## job 101
==> flow/design.v (excerpt) <==
module system
  #(parameter WIDTH = 24)
   (input aclk,
    input aresetn,
    input [WIDTH-1:0] s_axis_tdata,
    input s_axis_tvalid,
    output s_axis_tready,
    input s_axis_tlast,
    input [3:0] s_axis_tuser,
    output [2*WIDTH-1:0] m_axis_tdata,
    output m_axis_tvalid,
    input m_axis_tready,
    output m_axis_tlast,
    output [3:0] m_axis_tuser);
    localparam SEED = 7'b1011101;
    wire [WIDTH-1:0] s2e_tdata;
    wire s2e_tvalid;
    wire s2e_tready;
    wire s2e_tlast;
    wire [3:0] s2e_tuser;
    scrambler #(.WIDTH(WIDTH), .SEED(SEED)) scrambler_i(
        .aclk(aclk),
        .aresetn(aresetn),
        .s_axis_tdata(s_axis_tdata),
        .s_axis_tvalid(s_axis_tvalid),
        .s_axis_tready(s_axis_tready),
        .s_axis_tuser(s_axis_tuser),
        .s_axis_tlast(s_axis_tlast),
        .m_axis_tdata(s2e_tdata),
        .m_axis_tvalid(s2e_tvalid),
        .m_axis_tready(s2e_tready),
        .m_axis_tuser(s2e_tuser),
  ...
Size in the first run: about 610 cells after synthesis, about 97 flip-flops, about 88 I/O pins, roughly 6100 µm² of cells after synthesis.
export LEC_CHECK = 0
export CAP_MARGIN = 0
export CORE_ASPECT_RATIO = 0.5
export CORE_MARGIN = 10
export CORE_UTILIZATION = 57
export CTS_CLUSTER_DIAMETER = 209
export CTS_CLUSTER_SIZE = 98
export GPL_TIMING_DRIVEN = 1
export MAX_ROUTING_LAYER = met4
export PLACE_DENSITY = 0.35
export SLEW_MARGIN = 20
export TNS_END_PERCENT = 15
create_clock -name core_clock -period 3.34 [get_ports {aclk}]
run.sh (not shown) runs the stock make flow with config.mk's settings and CLKGATE_MAP_FILE=.
Job 101 | stages: all done | timing, DRC, antenna: all pass
Modified inputs, job 102 compared to job 101
==> flow/config.mk <==
export PLATFORM = sky130hd
export DESIGN_NAME = system
export DESIGN_NICKNAME = system
export VERILOG_FILES = /design/flow/design.v
export SDC_FILE = /design/flow/constraint.sdc
export NUM_CORES = 4
export LEC_CHECK = 0
export CAP_MARGIN = 0
export CORE_MARGIN = 2
export CORE_UTILIZATION = 56
export CTS_CLUSTER_DIAMETER = 287
export CTS_CLUSTER_SIZE = 87
export PLACE_DENSITY = 0.35
export SETUP_SLACK_MARGIN = -0.4
export SLEW_MARGIN = 20
export TNS_END_PERCENT = 15
==> flow/constraint.sdc <==
create_clock -name core_clock -period 4.0 [get_ports {aclk}]
set_input_delay 0.8000 -clock core_clock [delete_from_list [all_inputs] [get_ports {aclk}]]
set_output_delay 0.8000 -clock core_clock [all_outputs]
set_load 0.01 [all_outputs]
--- outcome ---
As far as area figure in the yosys stat output goes, job 102 and job 101 are indistinguishable; the numbers are identical.
Relative to job 101, power decreased by 0.95 mW in job 102.
Changes observed in job 102 relative to job 101: met2 wire length moved up; non-clock buffer count moved down; largest vdd supply drop moved up.
Higher net count of the finished layout goes to job 101 over job 102.
Routed wire length went down by a few percent going from job 101 to job 102.
Here is what was changed in the inputs of job 103 compared with job 102.
==> flow/config.mk <==
export PLATFORM = sky130hd
export DESIGN_NAME = system
export DESIGN_NICKNAME = system
export VERILOG_FILES = /design/flow/design.v
export SDC_FILE = /design/flow/constraint.sdc
export NUM_CORES = 4
export LEC_CHECK = 0
export CAP_MARGIN = 20
export CORE_MARGIN = 2
export CORE_UTILIZATION = 40
export SLEW_MARGIN = 20
==> flow/constraint.sdc <==
create_clock -name core_clock -period 2.78 [get_ports {aclk}]
set_input_delay 0.5560 -clock core_clock [delete_from_list [all_inputs] [get_ports {aclk}]]
set_output_delay 0.5560 -clock core_clock [all_outputs]
set_load 0.01 [all_outputs]
==> comparison <==
Via total after detailed routing of job 103 exceeds that of job 102 slightly. The worst hold slack on job 102 is in line with that on job 103. The worst path required time in job 103 sits 0.98 ns below the value recorded for job 102. Job 103 vs. job 102: clock skew now smaller, wire length of the first global-routing pass now larger. The total of clock buffers placed in the layout of job 103 falls short of that of job 102 by 2. Summary of job 103 over job 102: routed wire length went up; total power went up; routed length on met1 went up.
[inputs] job 104 vs job 103
diff --git a/flow/config.mk b/flow/config.mk
--- a/flow/config.mk
+++ b/flow/config.mk
@@ -6,6 +6,7 @@
 export NUM_CORES = 4
 export LEC_CHECK = 0
-export CAP_MARGIN = 20
+export CAP_MARGIN = 40
 export CORE_MARGIN = 2
-export CORE_UTILIZATION = 40
+export CORE_UTILIZATION = 66
+export HOLD_SLACK_MARGIN = 0.3
 export SLEW_MARGIN = 20
==> flow/constraint.sdc <==
create_clock -name core_clock -period 1.67 [get_ports {aclk}]
set_input_delay 0.3340 -clock core_clock [delete_from_list [all_inputs] [get_ports {aclk}]]
set_output_delay 0.3340 -clock core_clock [all_outputs]
set_load 0.01 [all_outputs]
==> comparison <==
- Job 104 never completed; the flow aborted with a tool error in global routing.
- Min post-CTS setup-driven buffer insertion count across job 103 and job 104: job 103
- Taking job 103 as the reference point, the routability congestion estimate from global placement of job 104 rises by 17%.
- Looking at core area, job 104 sits about 40% lower than job 103 does.
- Comparing job 104 against job 103, there is no change at all in post-synthesis compound-gate area fraction.
- Job 104 against job 103: synthesized area divided by synthesized cell count roughly the same; total of buffers placed on input and output ports has remained practically unchanged; post-CTS resize count now larger.
- Per the comparison of job 104 with job 103, standard-cell row count shows a reduction of about 23%; starting density of the core shows an increase of 27 points.
- Diff job 103..job 104 | number of enable-type register cells in the synthesized netlist | unchanged
Power and IR drop assume default switching activity.
